Design PMPD, start of the top module:
module PMPD(
    input wire clk,
    input wire rst_n,
    input wire sclk,
    input wire mosi,
    input wire ss,
    output wire miso,            
    output wire drive
);
    wire [63:0] state_buffer;
    wire pm;
    wire [15:0] rate_inst;
    wire [15:0] rate_avg;
    wire [7:0] bpm_short_avg;
    wire [7:0] bpm_long_avg;
    wire [5:0] rr_short_avg;
    wire [5:0] rr_long_avg;
    wire pedal_flag;
    wire expression_flag;
    wire bpm_flag;
    wire rr_flag;
    spi_8byte spi (
        .clk(clk),
        .rst_n(rst_n),
        .sclk(sclk),
        .mosi(mosi),
        .ss(ss), 
        .miso(miso), 
        .pm(pm),
        .rate_inst(rate_inst),
        .rate_avg(rate_avg),
        .bpm_short_avg(bpm_short_avg),
        .bpm_long_avg(bpm_long_avg),
        .rr_short_avg(rr_short_avg),
        .rr_long_avg(rr_long_avg),
        .pedal_flag(pedal_flag),
        .expression_flag(expression_flag),
        .bpm_flag(bpm_flag),
        .rr_flag(rr_flag),
        .rx_data(state_buffer)
    );
    wire tick_1hz;
    wire tick_10hz;
    multi_clock_divider prescaler(
        .clk(clk),
        .rst_n(rst_n),
        .tick_1hz(tick_1hz),
        .tick_10hz(tick_10hz)
    );
    check_pedal check_pedal(
        .clk(clk),
        .rst_n(rst_n),
        .tick_10hz(tick_10hz),
        .pedal_buffer(state_buffer[31:24]),
        .pedal_flag(pedal_flag),
        .rate_inst(rate_inst),
        .rate_avg(rate_avg)
    );
    check_expression check_expression(
        .clk(clk),
        .rst_n(rst_n),
        .expression_buffer(state_buffer[23:16]),
        .expression_flag(expression_flag)        
    );
    check_bpm check_bpm(
        .clk(clk),
        .rst_n(rst_n),
        .tick_10hz(tick_10hz),
        .bpm_buffer(state_buffer[15:8]),
        .bpm_flag(bpm_flag),
        .short_avg(bpm_short_avg),
        .long_avg(bpm_long_avg)
    );
    check_respiration check_respiration(
        .clk(clk),
        .rst_n(rst_n),
        .tick_1hz(tick_1hz),
        .rr_buffer(state_buffer[7:0]),
        .rr_flag(rr_flag),
        .short_avg(rr_short_avg),
        .long_avg(rr_long_avg)
    );
    drive_device drive_device(
        .clk(clk),
        .rst_n(rst_n),
  ...
Size in the first run: about 5900 cells after synthesis, about 1900 flip-flops, ~0.082 mm^2 of cells after synthesis.
Settings: LEC_CHECK=0, ABC_AREA=0, CAP_MARGIN=20, CORE_ASPECT_RATIO=1.56, CORE_MARGIN=2, CORE_UTILIZATION=72, CTS_CLUSTER_DIAMETER=43, CTS_CLUSTER_SIZE=31, PLACE_DENSITY=0.4, SETUP_SLACK_MARGIN=1.4, SLEW_MARGIN=20; clock period 5.63 ns.
run.sh (not shown) runs the stock make flow with config.mk's settings and CLKGATE_MAP_FILE=.
The baseline produced a layout that fails on negative setup slack.
Rerun with:
ABC_AREA = default   (was 0)
CORE_ASPECT_RATIO = default   (was 1.56)
CORE_UTILIZATION = 40   (was 72)
CTS_CLUSTER_DIAMETER = default   (was 43)
CTS_CLUSTER_SIZE = default   (was 31)
PLACE_DENSITY = default   (was 0.4)
SETUP_SLACK_MARGIN = default   (was 1.4)
clock period = 5.44 ns   (was 5.63 ns; I/O delays follow)
What happened:
- The changed run completed, yet does not pass: negative setup slack
- hold slack got worse by 0.056 ns
- fmax increases slightly
- total power increases by about a fifth
- flip-flop count stays the same
- routed wire length decreases by a few percent
- core utilization decreases by 35 points
- setup slack got worse by 0.16 ns
- register-to-register slack got worse by 0.16 ns
Rerun with:
CORE_UTILIZATION = 37   (was 40)
clock period = 8.01 ns   (was 5.44 ns; I/O delays follow)
This time the run went through all stages and came out clean. Hold slack is better by 0.061 ns. Power drops by 32%. Setup slack improves by 1.7 ns.
Rerun with:
CORE_UTILIZATION = 67   (was 37)
CTS_CLUSTER_SIZE = 23   (was default)
clock period = 4.45 ns   (was 8.01 ns; I/O delays follow)
Outcome: The changed run produced a layout that fails on negative setup slack; global-route usage rose by 11 points; first-iteration DRC count rose by about 17%; total power rose by 73%; clock-buffer cell count fell by 19; die area fell by about 44%.

* * *

Starting RTL as in the previous note.
==> flow/design.v (excerpt) <==
module PMPD(
    input wire clk,
    input wire rst_n,
    input wire sclk,
    input wire mosi,
    input wire ss,
    output wire miso,            
    output wire drive
);
    wire [63:0] state_buffer;
    wire pm;
    wire [15:0] rate_inst;
    wire [15:0] rate_avg;
    wire [7:0] bpm_short_avg;
    wire [7:0] bpm_long_avg;
    wire [5:0] rr_short_avg;
    wire [5:0] rr_long_avg;
    wire pedal_flag;
    wire expression_flag;
    wire bpm_flag;
    wire rr_flag;
    spi_8byte spi (
        .clk(clk),
        .rst_n(rst_n),
        .sclk(sclk),
        .mosi(mosi),
        .ss(ss), 
        .miso(miso), 
        .pm(pm),
        .rate_inst(rate_inst),
        .rate_avg(rate_avg),
        .bpm_short_avg(bpm_short_avg),
        .bpm_long_avg(bpm_long_avg),
        .rr_short_avg(rr_short_avg),
        .rr_long_avg(rr_long_avg),
        .pedal_flag(pedal_flag),
        .expression_flag(expression_flag),
        .bpm_flag(bpm_flag),
        .rr_flag(rr_flag),
        .rx_data(state_buffer)
    );
    wire tick_1hz;
    wire tick_10hz;
    multi_clock_divider prescaler(
        .clk(clk),
        .rst_n(rst_n),
        .tick_1hz(tick_1hz),
        .tick_10hz(tick_10hz)
    );
    check_pedal check_pedal(
        .clk(clk),
        .rst_n(rst_n),
        .tick_10hz(tick_10hz),
        .pedal_buffer(state_buffer[31:24]),
        .pedal_flag(pedal_flag),
        .rate_inst(rate_inst),
        .rate_avg(rate_avg)
    );
    check_expression check_expression(
        .clk(clk),
        .rst_n(rst_n),
        .expression_buffer(state_buffer[23:16]),
        .expression_flag(expression_flag)        
    );
  ...
clock: 5.33 ns
lec_check: 0
cap_margin: 20
core_aspect_ratio: 0.5
core_margin: 2
core_utilization: 72
cts_cluster_size: 47
gpl_routability_driven: 1
place_density_lb_addon: 0.0
setup_slack_margin: 1.56
slew_margin: 20
The first run reached the layout checks and failed them: negative setup slack.
Change:
CORE_ASPECT_RATIO = not set   (was 0.5)
CTS_CLUSTER_DIAMETER = 29   (was not set)
PLACE_DENSITY = 0.36   (was not set)
PLACE_DENSITY_LB_ADDON = not set   (was 0.0)
What happened: The changed run produced a layout that fails on negative setup slack; power grows by well over a third; design area grows by a few percent; setup slack improved by 0.12 ns; die area stays flat; synthesized cell count does not change; synthesized area is unchanged; final cell count grows by a few percent.
Change:
CORE_UTILIZATION = 17   (was 72)
CTS_CLUSTER_DIAMETER = not set   (was 29)
CTS_CLUSTER_SIZE = not set   (was 47)
GPL_ROUTABILITY_DRIVEN = not set   (was 1)
PLACE_DENSITY = not set   (was 0.36)
SETUP_SLACK_MARGIN = not set   (was 1.56)
clock period = 13.0 ns   (was 5.33 ns; I/O delays follow)
Now the flow finished clean.
Total power shrinks by 68%.
Setup slack gets better by 6.5 ns.
Maximum frequency shrinks by 15%.
Final cell count grows by 53%.
Clock power shrinks by 74%.
Core utilization shrinks by 69 points.
Wire length shrinks by 27%.
Change:
ABC_AREA = 1   (was not set)
CORE_UTILIZATION = 40   (was 17)
CTS_CLUSTER_DIAMETER = 291   (was not set)
clock period = 10.0 ns   (was 13.0 ns; I/O delays follow)
After rerunning: Wire length is higher by 18%; first-iteration DRC count is higher by about 80%; non-clock buffer count is higher by 12; core utilization is higher by 25 points; maximum frequency is higher by about 4%.
Power and IR drop assume default switching activity.
